==> exp/juniper: inputs <==
==> flow/design.v <==
module IIR(clk, rst, Start, load, DIn, RAddr, data_done, WEN, Yn, WAddr, Finish);
	parameter n = 16;
	parameter m = 20;
	input clk, rst;
	input Start;
	input data_done;
	input [n-1:0]DIn;
	output WEN, load;
	output Finish;
	output [n-1:0]Yn;
	output [m-1:0]RAddr;
	output [m-1:0]WAddr;
	wire control_state;
	control_FSM control(
		.clk(clk), .rst(rst),
		.start(Start), .data_done(data_done), .load(load), .RAddr(RAddr), .state(control_state)
	);
	datapath dp(
		.clk(clk), .rst(rst),
		.command(control_state), .RAddr(RAddr), .DIn(DIn), .WEN(WEN), .Yn(Yn), .WAddr(WAddr), .finish(Finish)
	);
endmodule
module control_FSM(clk, rst, start, data_done, load, RAddr, state);
	parameter m = 20;
	parameter idle = 1'b0;
	parameter read = 1'b1;
	input clk, rst, start, data_done;
	output load, state;
	output [m-1:0]RAddr;
	reg load, state;
	reg [m-1:0]RAddr;
	reg next_load, next_state;
	reg [m-1:0]next_RAddr;
	always@(*) begin
		next_state = idle;
		next_load = 1'b0;
		next_RAddr = 0;
		case(state)
			idle: begin
				next_state = idle;
				next_RAddr = 0;
				next_load = 1'b0;
				if(start) begin
					next_state = read;
					next_RAddr = 0;
					next_load = 1'b1;
				end
			end
			read: begin
				next_state = read;
				next_RAddr = RAddr + 1;
				next_load = 1'b1;
				if(data_done) begin
					next_state = idle;
					next_RAddr = 0;
					next_load = 1'b0;
				end
			end
		endcase
	end
	always@(posedge clk or posedge rst) begin  
		if(rst)begin
			state <= 1'b0;
			load <= 1'b0;
			RAddr <= {m{1'b0}};
		end else begin
			state <= next_state;
			load <= next_load;
			RAddr <= next_RAddr;
		end
	end
endmodule
module datapath(clk, rst, command, RAddr, DIn, WEN, Yn, WAddr, finish);
	parameter idle = 1'b0;
	parameter write = 1'b1;
	parameter n = 16;
	parameter m = 20;
	input clk, rst, command;
	input [m-1:0]RAddr;
	input [n-1:0]DIn;
	output WEN, finish;
	output [n-1:0]Yn;
	output [m-1:0]WAddr;
	reg WEN, finish, state;
	reg [m-1:0]WAddr;
	reg next_WEN, next_finish, next_state;
	reg [m-1:0]next_WAddr;
	reg [n-1:0]x0, x1, x2, x3, x4, x5;
	reg [n-1:0]y0, y1, y2, y3, y4;
	wire [n-1:0]next_x0, next_x1, next_x2, next_x3, next_x4, next_x5;
	wire [n-1:0]next_y0, next_y1, next_y2, next_y3, next_y4;
	wire [n+6:0]a0, a1, a2, a3, a4, a5, b0, a_all;
	wire [n+8:0]b1, b2, b3, b4, b_all;
	wire [n-1:0]DIn_fix = ~command ? {n{1'b0}} : DIn;
	wire [n-1:0]x0_abs, x1_abs, x2_abs, x3_abs, x4_abs, x5_abs;
	wire [n-1:0]y0_abs, y1_abs, y2_abs, y3_abs, y4_abs;
	assign x0_abs = x0[n-1] ? (~x0 + 1) : x0;
	assign x1_abs = x1[n-1] ? (~x1 + 1) : x1;
	assign x2_abs = x2[n-1] ? (~x2 + 1) : x2;
	assign x3_abs = x3[n-1] ? (~x3 + 1) : x3;
	assign x4_abs = x4[n-1] ? (~x4 + 1) : x4;
	assign x5_abs = x5[n-1] ? (~x5 + 1) : x5;
	assign y0_abs = y0[n-1] ? (~y0 + 1) : y0;
	assign y1_abs = y1[n-1] ? (~y1 + 1) : y1;
	assign y2_abs = y2[n-1] ? (~y2 + 1) : y2;
	assign y3_abs = y3[n-1] ? (~y3 + 1) : y3;
	assign y4_abs = y4[n-1] ? (~y4 + 1) : y4;
	assign a_all = (x0[n-1] ? (~a0 + 1) : a0) +
				   (x1[n-1] ? (~a1 + 1) : a1) +
				   (x2[n-1] ? (~a2 + 1) : a2) +
				   (x3[n-1] ? (~a3 + 1) : a3) +
				   (x4[n-1] ? (~a4 + 1) : a4) +
				   (x5[n-1] ? (~a5 + 1) : a5) +
				   (y0[n-1] ? (~b0 + 1) : b0);
	assign b_all = (y1[n-1] ? b1 : (~b1 + 1)) +
				   (y2[n-1] ? (~b2 + 1) : b2) +
				   (y3[n-1] ? b3 : (~b3 + 1)) +
				   (y4[n-1] ? (~b4 + 1) : b4);
	assign Yn = a_all[n+6:7] + {b_all[n+8], b_all[n+5:7]};
	assign a0 = {x0_abs[n-1],
				( {x0_abs[n-2:0], 7'd0} >> 6 )+
				( {x0_abs[n-2:0], 7'd0} >> 9 )+
				( {x0_abs[n-2:0], 7'd0} >> 10)+
				( {x0_abs[n-2:0], 7'd0} >> 11)+
				( {x0_abs[n-2:0], 7'd0} >> 12)+
				( {x0_abs[n-2:0], 7'd0} >> 13) };
	assign a1 = {x1_abs[n-1],
				( {x1_abs[n-2:0], 7'd0} >> 6 )+
				( {x1_abs[n-2:0], 7'd0} >> 8 )+
				( {x1_abs[n-2:0], 7'd0} >> 10)+
				( {x1_abs[n-2:0], 7'd0} >> 11)+
				( {x1_abs[n-2:0], 7'd0} >> 14) };
	assign a2 = {x2_abs[n-1],
				( {x2_abs[n-2:0], 7'd0} >> 5 )+
				( {x2_abs[n-2:0], 7'd0} >> 8 )+
				( {x2_abs[n-2:0], 7'd0} >> 9 )+
				( {x2_abs[n-2:0], 7'd0} >> 11)+
				( {x2_abs[n-2:0], 7'd0} >> 14) };
	assign a3 = {x3_abs[n-1],
				( {x3_abs[n-2:0], 7'd0} >> 5 )+
				( {x3_abs[n-2:0], 7'd0} >> 8 )+
				( {x3_abs[n-2:0], 7'd0} >> 9 )+
				( {x3_abs[n-2:0], 7'd0} >> 11)+
				( {x3_abs[n-2:0], 7'd0} >> 14) };
	assign a4 = {x4_abs[n-1],
				( {x4_abs[n-2:0], 7'd0} >> 6 )+
				( {x4_abs[n-2:0], 7'd0} >> 8 )+
				( {x4_abs[n-2:0], 7'd0} >> 10)+
				( {x4_abs[n-2:0], 7'd0} >> 11)+
				( {x4_abs[n-2:0], 7'd0} >> 14) };
	assign a5 = {x5_abs[n-1],
				( {x5_abs[n-2:0], 7'd0} >> 6 )+
				( {x5_abs[n-2:0], 7'd0} >> 9 )+
				( {x5_abs[n-2:0], 7'd0} >> 10)+
				( {x5_abs[n-2:0], 7'd0} >> 11)+
				( {x5_abs[n-2:0], 7'd0} >> 12)+
				( {x5_abs[n-2:0], 7'd0} >> 13) };
	assign b0 = {y0_abs[n-1],
				( {y0_abs[n-2:0], 7'd0} >> 2 )+
				( {y0_abs[n-2:0], 7'd0} >> 3 )+
				( {y0_abs[n-2:0], 7'd0} >> 8 )+
				( {y0_abs[n-2:0], 7'd0} >> 11)+
				( {y0_abs[n-2:0], 7'd0} >> 13)+
				( {y0_abs[n-2:0], 7'd0} >> 14) };
	assign b1 = {y1_abs[n-1],
				( {2'd0, y1_abs[n-2:0], 7'd0}      )+
				( {2'd0, y1_abs[n-2:0], 7'd0} >> 1 )+
				( {2'd0, y1_abs[n-2:0], 7'd0} >> 3 )+
				( {2'd0, y1_abs[n-2:0], 7'd0} >> 6 )+
				( {2'd0, y1_abs[n-2:0], 7'd0} >> 7 )+
				( {2'd0, y1_abs[n-2:0], 7'd0} >> 8 )+
				( {2'd0, y1_abs[n-2:0], 7'd0} >> 10)+
				( {2'd0, y1_abs[n-2:0], 7'd0} >> 11)+
				( {2'd0, y1_abs[n-2:0], 7'd0} >> 12)+
				( {2'd0, y1_abs[n-2:0], 7'd0} >> 13) };
	assign b2 = {y2_abs[n-1],
				( {2'd0, y2_abs[n-2:0], 7'd0} << 1 )+
				( {2'd0, y2_abs[n-2:0], 7'd0}      )+
				( {2'd0, y2_abs[n-2:0], 7'd0} >> 2 )+
				( {2'd0, y2_abs[n-2:0], 7'd0} >> 4 )+
				( {2'd0, y2_abs[n-2:0], 7'd0} >> 5 )+
				( {2'd0, y2_abs[n-2:0], 7'd0} >> 6 )+
				( {2'd0, y2_abs[n-2:0], 7'd0} >> 7 )+
				( {2'd0, y2_abs[n-2:0], 7'd0} >> 8 ) };
	assign b3 = {y3_abs[n-1],
				( {2'd0, y3_abs[n-2:0], 7'd0} << 2 )+
				( {2'd0, y3_abs[n-2:0], 7'd0} >> 7 )+
				( {2'd0, y3_abs[n-2:0], 7'd0} >> 9 )+
				( {2'd0, y3_abs[n-2:0], 7'd0} >> 10)+
				( {2'd0, y3_abs[n-2:0], 7'd0} >> 12) };
	assign b4 = {y4_abs[n-1],
				( {2'd0, y4_abs[n-2:0], 7'd0} << 1 )+
				( {2'd0, y4_abs[n-2:0], 7'd0} >> 1 )+
				( {2'd0, y4_abs[n-2:0], 7'd0} >> 2 )+
				( {2'd0, y4_abs[n-2:0], 7'd0} >> 7 )+
				( {2'd0, y4_abs[n-2:0], 7'd0} >> 13)+
				( {2'd0, y4_abs[n-2:0], 7'd0} >> 14) };
	assign next_x0 = x1;
	assign next_x1 = x2;
	assign next_x2 = x3;
	assign next_x3 = x4;
	assign next_x4 = x5;
	assign next_x5 = DIn_fix;
	assign next_y0 = y1;
	assign next_y1 = y2;
	assign next_y2 = y3;
	assign next_y3 = y4;
	assign next_y4 = Yn;
	always@(*) begin
		next_state = idle;
		next_WEN = 1'b0;
		next_finish = 1'b0;
		next_WAddr = {m{1'b0}};
		case(state)
			idle: begin
				next_state = idle;
				next_WEN = 1'b0;
				next_finish = 1'b0;
				next_WAddr = {m{1'b0}};
				if(command) begin
					next_state = write;
					next_WEN = 1'b1;
					next_finish = 1'b0;
					next_WAddr = {m{1'b0}};
				end
			end
			write: begin
				next_state = write;
				next_WEN = 1'b1;
				next_finish = 1'b0;
				next_WAddr = RAddr;
				if(~command) begin
					next_state = idle;
					next_WEN = 1'b0;
					next_finish = 1'b1;
					next_WAddr = {m{1'b0}};
				end
			end
		endcase
	end
	always@(posedge clk or posedge rst) begin  
		if(rst)begin
			state <= 1'b0;
			WEN <= 1'b0;
			finish <= 1'b0;
			WAddr <= {m{1'b0}};
			x0 <= {n{1'b0}};
			x1 <= {n{1'b0}};
			x2 <= {n{1'b0}};
			x3 <= {n{1'b0}};
			x4 <= {n{1'b0}};
			x5 <= {n{1'b0}};
			y0 <= {n{1'b0}};
			y1 <= {n{1'b0}};
			y2 <= {n{1'b0}};
			y3 <= {n{1'b0}};
			y4 <= {n{1'b0}};
		end else begin
			state <= next_state;
			WEN <= next_WEN;
			finish <= next_finish;
			WAddr <= next_WAddr;
			x0 <= next_x0;
			x1 <= next_x1;
			x2 <= next_x2;
			x3 <= next_x3;
			x4 <= next_x4;
			x5 <= next_x5;
			y0 <= next_y0;
			y1 <= next_y1;
			y2 <= next_y2;
			y3 <= next_y3;
			y4 <= next_y4;
		end
	end
endmodule
==> flow/run.sh <==
#!/bin/bash
# the make line also repeats each setting of config.mk as NAME=value (left out here)
make -C /OpenROAD-flow-scripts/flow DESIGN_CONFIG=/design/flow/config.mk WORK_HOME=/design/flow/orfs CLKGATE_MAP_FILE= finish
==> flow/config.mk <==
export PLATFORM = sky130hd
export DESIGN_NAME = IIR
export DESIGN_NICKNAME = IIR
export VERILOG_FILES = /design/flow/design.v
export SDC_FILE = /design/flow/constraint.sdc
export NUM_CORES = 4
export LEC_CHECK = 0
export ABC_AREA = 1
export CAP_MARGIN = 20
export CORE_MARGIN = 2
export CORE_UTILIZATION = 72
export CTS_CLUSTER_DIAMETER = 399
export CTS_CLUSTER_SIZE = 99
export PLACE_DENSITY = 0.38
export SETUP_SLACK_MARGIN = 2.1
export SLEW_MARGIN = 20
export TNS_END_PERCENT = 10
==> flow/constraint.sdc <==
create_clock -name core_clock -period 8.78 [get_ports {clk}]
set_input_delay 1.7560 -clock core_clock [delete_from_list [all_inputs] [get_ports {clk}]]
set_output_delay 1.7560 -clock core_clock [all_outputs]
set_load 0.01 [all_outputs]
==> inputs of exp/ember, as changes to exp/juniper <==
ABC_AREA = not set   (was 1)
CORE_UTILIZATION = 40   (was 72)
CTS_CLUSTER_DIAMETER = not set   (was 399)
CTS_CLUSTER_SIZE = not set   (was 99)
PLACE_DENSITY = not set   (was 0.38)
SETUP_SLACK_MARGIN = not set   (was 2.1)
TNS_END_PERCENT = not set   (was 10)
==> flow/constraint.sdc (replaced) <==
create_clock -name core_clock -period 16.0 [get_ports {clk}]
set_input_delay 3.2000 -clock core_clock [delete_from_list [all_inputs] [get_ports {clk}]]
set_output_delay 3.2000 -clock core_clock [all_outputs]
set_load 0.01 [all_outputs]
==> inputs of exp/pepper, as changes to exp/juniper <==
CELL_PAD_IN_SITES_GLOBAL_PLACEMENT = 3   (was not set)
CORE_ASPECT_RATIO = 1.96   (was not set)
CORE_UTILIZATION = 40   (was 72)
CTS_CLUSTER_DIAMETER = not set   (was 399)
CTS_CLUSTER_SIZE = not set   (was 99)
GPL_ROUTABILITY_DRIVEN = 0   (was not set)
PLACE_DENSITY = not set   (was 0.38)
PLACE_DENSITY_LB_ADDON = 0.2   (was not set)
SETUP_SLACK_MARGIN = not set   (was 2.1)
TNS_END_PERCENT = 15   (was 10)
==> flow/constraint.sdc (replaced) <==
create_clock -name core_clock -period 16.0 [get_ports {clk}]
set_input_delay 3.2000 -clock core_clock [delete_from_list [all_inputs] [get_ports {clk}]]
set_output_delay 3.2000 -clock core_clock [all_outputs]
set_load 0.01 [all_outputs]
==> inputs of exp/raven, as changes to exp/juniper <==
CELL_PAD_IN_SITES_GLOBAL_PLACEMENT = 0   (was not set)
CTS_CLUSTER_DIAMETER = 272   (was 399)
CTS_CLUSTER_SIZE = not set   (was 99)
GPL_TIMING_DRIVEN = 1   (was not set)
HOLD_SLACK_MARGIN = -0.07   (was not set)
MAX_ROUTING_LAYER = met4   (was not set)
PLACE_DENSITY = 0.64   (was 0.38)
SETUP_SLACK_MARGIN = 1.73   (was 2.1)
TNS_END_PERCENT = not set   (was 10)
==> flow/constraint.sdc (replaced) <==
create_clock -name core_clock -period 14.3 [get_ports {clk}]
set_input_delay 2.8600 -clock core_clock [delete_from_list [all_inputs] [get_ports {clk}]]
set_output_delay 2.8600 -clock core_clock [all_outputs]
set_load 0.01 [all_outputs]
==> reports/metrics.yaml <==
yosys:
  yosys-stat-area_um2: 46600
  synth_cell_types: 70
  xor_share_pct: 11.3
  floorplan.nets: 7191
  simple_gate_area_share_pct: 20.8
  synth_area_per_cell_um2: 7.63
place:
  placed_area_um2: 49500
  place_congestion: 1.03
timing:
  worst_slack_ns: -0.223
  setup_viol_count_final: 3
outcome:
  status: "finished with violations"
  so.violations: "setup timing"
die:
  rows: 93
(the above is from exp/raven)
==> reports/metrics.yaml <==
yosys:
  yosys-stat-area_um2: 46600
  xor_share_pct: 11.3
  floorplan.nets: 7191
  synth_cell_types: 70
  simple_gate_area_share_pct: 20.8
outcome:
  error: "[ERROR DPL-0033] detailed placement checks failed during check placement."
  status: "did not finish"
  lastStage: "clock tree synthesis"
place:
  placed_area_um2: 61900
  place_congestion: 1.08
(the above is from exp/juniper)
==> reports/metrics.yaml <==
yosys:
  simple_gate_area_share_pct: 20.8
  synth_area_per_cell_um2: 7.63
  floorplan.nets: 7191
  xor_share_pct: 11.3
timing:
  setup_viol_count_final: 0
  worst_slack_ns: 0.712
outcome:
  status: "no timing/DRC/antenna violations"
place:
  placed_area_um2: 49800
(the above is from exp/pepper)
==> reports/metrics.yaml <==
die:
  rows: 121
timing:
  worst_slack_ns: 0.286
yosys:
  xor_share_pct: 13.3
  simple_gate_area_share_pct: 13.4
  yosys-stat-area_um2: 44100
  synth_cell_types: 96
  synth_area_per_cell_um2: 9.08
place:
  place_congestion: 0.929
  placed_area_um2: 47900
outcome:
  status: "no timing/DRC/antenna violations"
drt:
  top_layer: "met4"
(the above is from exp/ember)
